// asx_soupbintcp_itch
module asx_soupbintcp_itch (
    input  wire        clk,
    input  wire        rst,
    input  wire        ip_payload_valid,
    input  wire [7:0]  ip_payload_data,
    input  wire        ip_payload_start,
    input  wire        ip_payload_end,
    output wire [15:0] tcp_src_port,
    output wire [15:0] tcp_dst_port,
    output wire [31:0] tcp_seq_num,
    output wire [31:0] tcp_ack_num,
    output wire [3:0] tcp_data_offset,
    output wire [7:0] tcp_flags,
    output wire [15:0] tcp_window,
    output wire tcp_flag_syn,
    output wire tcp_flag_ack,
    output wire tcp_flag_fin,
    output wire tcp_flag_rst,
    output wire tcp_flag_psh,
    output wire tcp_header_valid,
    output wire tcp_parse_error,
    output wire session_active,
    output wire [63:0] session_sequence,
    output wire [7:0] pkt_type,
    output wire pkt_type_valid,
    output wire pkt_heartbeat,
    output wire pkt_login_accepted,
    output wire pkt_login_rejected,
    output wire pkt_end_session,
    output wire [31:0] seq_data_count,
    output wire [31:0] heartbeat_count,
    output wire parse_error,
    output wire msg_valid,
    output wire [7:0] msg_type,
    output wire msg_error,
    output wire [31:0] timestamp,
    output wire [63:0] order_id,
    output wire [31:0] orderbook_id,
    output wire side,
    output wire add_order_valid,
    output wire add_order_start,
    output wire [63:0] quantity,
    output wire [31:0] price,
    output wire [15:0] order_attributes,
    output wire order_executed_valid,
    output wire [63:0] exec_quantity,
    output wire order_cancel_valid,
    output wire order_delete_valid,
    output wire order_replace_valid,
    output wire directory_valid,
    output wire system_event_valid,
    output wire [7:0] event_code,
    output wire [31:0] total_messages,
    output wire [31:0] parse_errors
);
    wire       tcp_payload_valid;
    wire [7:0] tcp_payload_data;
    wire       tcp_payload_start;
    wire       tcp_payload_end;
    wire       itch_tcp_valid;
    wire [7:0] itch_tcp_data;
    wire       itch_tcp_start;
    wire       itch_tcp_end;
    wire [63:0] unused_match_id;
    wire [31:0] unused_combo_group_id;
    wire [63:0] unused_cancel_quantity;
    wire [63:0] unused_new_order_id;
  ...
For scale: about 3600 cells after synthesis, roughly 32000 sq um of cells after synthesis.
export LEC_CHECK = 0
export ABC_AREA = 1
export CAP_MARGIN = 30
export CELL_PAD_IN_SITES_DETAIL_PLACEMENT = 1
export CORE_ASPECT_RATIO = 1.54
export CORE_MARGIN = 3
export CORE_UTILIZATION = 51
export CTS_CLUSTER_DIAMETER = 400
export GPL_ROUTABILITY_DRIVEN = 1
export GPL_TIMING_DRIVEN = 1
export HOLD_SLACK_MARGIN = 0.12
export MAX_ROUTING_LAYER = met4
export MIN_ROUTING_LAYER = met2
export SLEW_MARGIN = 25
export TNS_END_PERCENT = 60
create_clock -name core_clock -period 2.94 [get_ports {clk}]
run.sh (not shown) runs the stock make flow with config.mk's settings and CLKGATE_MAP_FILE=.
The first run ended with an error in global routing (GRT-0116).
Edit:
==> flow/config.mk (replaced) <==
export PLATFORM = sky130hd
export DESIGN_NAME = asx_soupbintcp_itch
export DESIGN_NICKNAME = asx_soupbintcp_itch
export VERILOG_FILES = /design/flow/design.v
export SDC_FILE = /design/flow/constraint.sdc
export NUM_CORES = 4
export LEC_CHECK = 0
export ABC_AREA = 1
export CAP_MARGIN = 20
export CORE_ASPECT_RATIO = 1.33
export CORE_MARGIN = 2
export CORE_UTILIZATION = 62
export SLEW_MARGIN = 20
==> flow/constraint.sdc (replaced) <==
create_clock -name core_clock -period 2.56 [get_ports {clk}]
set_input_delay 0.5120 -clock core_clock [delete_from_list [all_inputs] [get_ports {clk}]]
set_output_delay 0.5120 -clock core_clock [all_outputs]
set_load 0.01 [all_outputs]
Effect: Now the flow finished but failed the layout checks on negative setup slack; synthesized area is unchanged; die area fell by about a fifth; synthesized cell count does not change.
Edit:
--- a/flow/config.mk
+++ b/flow/config.mk
@@ -6,7 +6,6 @@
 export NUM_CORES = 4
 export LEC_CHECK = 0
-export ABC_AREA = 1
 export CAP_MARGIN = 20
-export CORE_ASPECT_RATIO = 1.33
+export CORE_ASPECT_RATIO = 0.5
 export CORE_MARGIN = 2
 export CORE_UTILIZATION = 62
==> flow/constraint.sdc (replaced) <==
create_clock -name core_clock -period 2.51 [get_ports {clk}]
set_input_delay 0.5020 -clock core_clock [delete_from_list [all_inputs] [get_ports {clk}]]
set_output_delay 0.5020 -clock core_clock [all_outputs]
set_load 0.01 [all_outputs]
The changed run reached the layout checks and failed them: negative setup slack. Non-clock buffer count climbs by 75. Routed wire length went down by 18%. Global-route usage is lower by 5.1 points.
Edit:
--- a/flow/config.mk
+++ b/flow/config.mk
@@ -6,7 +6,9 @@
 export NUM_CORES = 4
 export LEC_CHECK = 0
+export ABC_AREA = 1
 export CAP_MARGIN = 20
 export CORE_ASPECT_RATIO = 0.5
 export CORE_MARGIN = 2
-export CORE_UTILIZATION = 62
+export CORE_UTILIZATION = 68
+export CTS_CLUSTER_DIAMETER = 62
 export SLEW_MARGIN = 20
The changed run died in global routing.
Area after synthesis is higher by a little under a tenth.
Synthesized cell count is higher by a quarter to a third.
Die area is lower slightly.
Edit:
--- a/flow/config.mk
+++ b/flow/config.mk
@@ -6,9 +6,6 @@
 export NUM_CORES = 4
 export LEC_CHECK = 0
-export ABC_AREA = 1
 export CAP_MARGIN = 20
-export CORE_ASPECT_RATIO = 0.5
 export CORE_MARGIN = 2
-export CORE_UTILIZATION = 68
-export CTS_CLUSTER_DIAMETER = 62
+export CORE_UTILIZATION = 40
 export SLEW_MARGIN = 20
==> flow/constraint.sdc (replaced) <==
create_clock -name core_clock -period 3.83 [get_ports {clk}]
set_input_delay 0.7660 -clock core_clock [delete_from_list [all_inputs] [get_ports {clk}]]
set_output_delay 0.7660 -clock core_clock [all_outputs]
set_load 0.01 [all_outputs]
Result: This time the run produced a clean layout. Area after synthesis came out lower by 7.1%. Synthesized cell count falls by 23%. Die size increases by 56%.
Edit:
--- a/flow/config.mk
+++ b/flow/config.mk
@@ -8,4 +8,4 @@
 export CAP_MARGIN = 20
 export CORE_MARGIN = 2
-export CORE_UTILIZATION = 40
+export CORE_UTILIZATION = 70
 export SLEW_MARGIN = 20
==> flow/constraint.sdc (replaced) <==
create_clock -name core_clock -period 1.45 [get_ports {clk}]
set_input_delay 0.2900 -clock core_clock [delete_from_list [all_inputs] [get_ports {clk}]]
set_output_delay 0.2900 -clock core_clock [all_outputs]
set_load 0.01 [all_outputs]
- Now the flow did not get past detailed placement
- die area is lower by 42%
- synthesized cell count does not change
- area after synthesis is unchanged

* * *

Starting RTL as in the previous note.
==> flow/config.mk <==
export PLATFORM = sky130hd
export DESIGN_NAME = asx_soupbintcp_itch
export DESIGN_NICKNAME = asx_soupbintcp_itch
export VERILOG_FILES = /design/flow/design.v
export SDC_FILE = /design/flow/constraint.sdc
export NUM_CORES = 4
export LEC_CHECK = 0
export ABC_AREA = 1
export CAP_MARGIN = 20
export CELL_PAD_IN_SITES_DETAIL_PLACEMENT = 2
export CORE_ASPECT_RATIO = 1.54
export CORE_MARGIN = 5
export CORE_UTILIZATION = 48
export GPL_TIMING_DRIVEN = 1
export MAX_ROUTING_LAYER = met4
export SLEW_MARGIN = 25
export TNS_END_PERCENT = 60
==> flow/constraint.sdc <==
create_clock -name core_clock -period 3.36 [get_ports {clk}]
set_input_delay 0.6720 -clock core_clock [delete_from_list [all_inputs] [get_ports {clk}]]
set_output_delay 0.6720 -clock core_clock [all_outputs]
set_load 0.01 [all_outputs]
The first run never finished: it broke off in detailed placement (DPL-0033).
Rerun with:
Settings changed: ABC_AREA 1 to not set, CELL_PAD_IN_SITES_DETAIL_PLACEMENT 2 to not set, CORE_ASPECT_RATIO 1.54 to not set, CORE_MARGIN 5 to 2, CORE_UTILIZATION 48 to 40, GPL_TIMING_DRIVEN 1 to not set, MAX_ROUTING_LAYER met4 to not set, SLEW_MARGIN 25 to 20, TNS_END_PERCENT 60 to not set.
Clock period 3.36 ns to 5.0 ns, I/O delays scaled along.
What happened:
- The new run passed the timing, DRC and antenna checks
- area after synthesis goes down by a little under a tenth
- synthesized cell count goes down by about a fifth
- die size goes up by a few percent
Rerun with:
Settings changed: CORE_UTILIZATION 40 to 72, MAX_ROUTING_LAYER set to met4, PLACE_DENSITY set to 0.66.
Clock period 5.0 ns to 4.07 ns, I/O delays scaled along.
Effect: With this change the flow did not get past global routing on GRT-0116; die size came out lower by 44%; synthesized cell count does not change; synthesized area is unchanged.
Rerun with:
Settings changed: CORE_UTILIZATION 72 to 71, MAX_ROUTING_LAYER met4 to not set, PLACE_DENSITY 0.66 to not set.
Clock period 4.07 ns to 3.63 ns, I/O delays scaled along.
Result: The changed run aborted during global routing on GRT-0232; synthesized cell count does not change; die size increases by 1.4%; area after synthesis does not change.
Rerun with:
Settings changed: ABC_AREA set to 1, CORE_UTILIZATION 71 to 72, CTS_CLUSTER_DIAMETER set to 397.
Clock period 3.63 ns to 1.45 ns, I/O delays scaled along.
This time the run did not get past detailed placement.
Synthesized area rises by 7.7%.
Die area rises by 6.1%.
Synthesized cell count rises by 30%.
Rerun with:
Settings changed: CTS_CLUSTER_DIAMETER 397 to 394, CTS_CLUSTER_SIZE set to 97, PLACE_DENSITY set to 0.86.
Clock period 1.45 ns to 2.77 ns, I/O delays scaled along.
This time the run ended with an error in global routing (GRT-0232).
Synthesized area is unchanged.
Die area is unchanged.
Synthesized cell count stays the same.

* * *

xenon:
Starting RTL as in the previous note.
==> flow/config.mk <==
export PLATFORM = sky130hd
export DESIGN_NAME = asx_soupbintcp_itch
export DESIGN_NICKNAME = asx_soupbintcp_itch
export VERILOG_FILES = /design/flow/design.v
export SDC_FILE = /design/flow/constraint.sdc
export NUM_CORES = 4
export LEC_CHECK = 0
export CAP_MARGIN = 10
export CORE_MARGIN = 2
export CORE_UTILIZATION = 70
export CTS_CLUSTER_DIAMETER = 190
export CTS_CLUSTER_SIZE = 36
export SETUP_SLACK_MARGIN = 1.04
export SLEW_MARGIN = 20
==> flow/constraint.sdc <==
create_clock -name core_clock -period 3.55 [get_ports {clk}]
set_input_delay 0.7100 -clock core_clock [delete_from_list [all_inputs] [get_ports {clk}]]
set_output_delay 0.7100 -clock core_clock [all_outputs]
set_load 0.01 [all_outputs]
Run status, xenon: aborted in global routing, error GRT-0232
Modified inputs, sierra compared to xenon
- CTS_CLUSTER_DIAMETER no longer set, was 190
- CTS_CLUSTER_SIZE now 29, was 36
- CAP_MARGIN now 20, was 10
- SETUP_SLACK_MARGIN no longer set, was 1.04
- CORE_UTILIZATION now 57, was 70
- the clock period (ns, I/O delays scaled along) now 2.02, was 3.55
Findings:
- The log for xenon ends in global routing with error GRT-0232, so the run never completed.
- sierra: all stages done; final checks FAILED (setup timing).
- Between xenon and sierra, the flow reports number of gates resized after CTS increasing by more than half.
- Reported for xenon and sierra, share of synthesized registers carrying an async set or reset turned out identical to the last digit.
- Share of the core filled by cells before placement delta for sierra relative to xenon: 13 points lower
- Reported for xenon and sierra, yosys stat chip area turned out identical to the last digit.
- Number of cells after detailed placement in sierra vs xenon: up about 10%
- From xenon to sierra, adder-cell share of the synthesized area did not move at all.
- Diff xenon..sierra | post-synthesis instance area | negligible
- From xenon to sierra the numbers moved as follows: synthesized cell count now sits at about the same level, die size moved up, post-CTS setup buffer count dropped 14.
- Compared with xenon, sierra shows detailed placement HPWL lower by 5.3%.
diff inputs: sierra => harbor
- a change of CORE_UTILIZATION from 57 to 60
- an added SETUP_SLACK_MARGIN of 0.53
- a change of CTS_CLUSTER_SIZE from 29 to 36
Notes after the runs:
- harbor: it failed during global routing, and the tool reported DPL-0038.
- Going from sierra to harbor, number of buffers created by CTS shrinks by 1.
- harbor vs. sierra: yosys stat chip area flat; post-CTS setup repair buffer count grew by 66; area share of xor/xnor cells in the synthesized design saw little to no change.
- Changes observed in harbor relative to sierra: number of rows in the core area lower, die area dropped 2600 um^2.
Changes in violet relative to harbor:
- changing SETUP_SLACK_MARGIN from 0.53 to 0.36
- changing CTS_CLUSTER_SIZE from 36 to 31
- changing CORE_UTILIZATION from 60 to 68
Results
harbor did not finish: a tool error stopped it during global routing. violet got as far as clock tree synthesis, where a tool error ended the run. Chip height: lower on violet. Relative to harbor, the cell total after placement of violet is lower by 67. In violet relative to harbor, placed instance area had gone down slightly. Reported for harbor and violet, area of the mapped netlist turned out identical to the last digit. Per the comparison of violet with harbor, effective utilization at floorplan climbed 8.1 points, row count dropped 6.2%. Comparing harbor and violet, the lower floorplan core area is on violet. Compared to harbor, violet was floorplanned on a smaller die. Lower worst slack at placement among harbor and violet: violet. Final estimated routing congestion in global placement ended up 0.050 higher on violet than on harbor.
diff inputs: violet => maple
- removing SETUP_SLACK_MARGIN (formerly 0.36)
- removing CTS_CLUSTER_SIZE (formerly 31)
- changing CORE_UTILIZATION from 68 to 9
- changing the clock period (ns, I/O delays scaled along) from 2.02 to 7.24
==> results <==
Per the final summary, maple finished and its layout is clean on timing, DRC and antenna. Simple logic cell fraction of the synthesized area: violet vs maple — no meaningful difference. As far as synthesized area per cell goes, maple and violet are indistinguishable; the numbers are identical. Mapped cell area came out exactly the same in violet and maple. The area of the die of maple was inferior to that of violet. Post-synthesis chip area from yosys: violet vs maple identical. Going from violet to maple, core footprint now larger; AND-OR/OR-AND share of the synthesized area closely matched the old numbers; worst slack after detailed placement increased 3.51 ns. The initial core utilization reported for maple is smaller than that of violet by 60 points. Share of synthesized registers carrying an async set or reset essentially unchanged between maple and violet.

* * *

asx_soupbintcp_itch again, from the RTL that the note above started with.
export LEC_CHECK = 0
export ABC_AREA = 1
export CAP_MARGIN = 20
export CORE_MARGIN = 2
export CORE_UTILIZATION = 72
export CTS_CLUSTER_DIAMETER = 394
export CTS_CLUSTER_SIZE = 97
export PLACE_DENSITY = 0.4
export SLEW_MARGIN = 20
create_clock -name core_clock -period 2.77 [get_ports {clk}]
The starting point never finished: it broke off in 5_1_grt.
Next try:
--- a/flow/config.mk
+++ b/flow/config.mk
@@ -8 +7,0 @@
-export ABC_AREA = 1
@@ -11,4 +10 @@
-export CORE_UTILIZATION = 72
-export CTS_CLUSTER_DIAMETER = 394
-export CTS_CLUSTER_SIZE = 97
-export PLACE_DENSITY = 0.4
+export CORE_UTILIZATION = 40
==> flow/constraint.sdc (replaced) <==
create_clock -name core_clock -period 3.63 [get_ports {clk}]
set_input_delay 0.7260 -clock core_clock [delete_from_list [all_inputs] [get_ports {clk}]]
set_output_delay 0.7260 -clock core_clock [all_outputs]
set_load 0.01 [all_outputs]
After rerunning: The changed run completed without violations. Die size rose by 66%. Synthesized area shrinks by about 7%. Synthesized cell count drops by about 23%.

* * *

Setup of trial 16:
asx_soupbintcp_itch again, from the RTL that the note above started with.
Settings: LEC_CHECK=0, CAP_MARGIN=20, CORE_ASPECT_RATIO=0.99, CORE_MARGIN=2, CORE_UTILIZATION=57, CTS_CLUSTER_SIZE=32, GPL_TIMING_DRIVEN=1, PLACE_DENSITY_LB_ADDON=0.18, SLEW_MARGIN=40; clock period 2.33 ns.
Status trial 16: flow complete, layout not clean - negative setup slack
## Diff of input files: build 56 against trial 16
Settings: CORE_ASPECT_RATIO: 0.99 -> 1.54; CORE_UTILIZATION: 57 -> 66; PLACE_DENSITY_LB_ADDON: 0.18 -> unset; CTS_CLUSTER_SIZE: 32 -> 51; the clock period (ns, I/O delays scaled along): 2.33 -> 2.77.
--- outcome ---
Final checks on build 56, whose flow otherwise completed, came back failing, citing negative setup slack.
From trial 16 to build 56 the numbers moved as follows: proportion of cell area spent on the clock network lost 0.79 points, switching power moved down, clock-buffer cell count went down 9.
[build 56] utilization rose 7.8 points relative to trial 16
Diff trial 16 -> build 56 | cell count | down by a few percent
STATUS cell area after layout: build 56 wins against trial 16
Build 56 vs trial 16, highest metal layer used by the detailed router: met5 vs met4
Summary of the comparison: part of the total power dissipated in sequential elements is higher in build 56, relative to trial 16.
Power figures rest on the tool's default switching activity, not on a simulated workload.
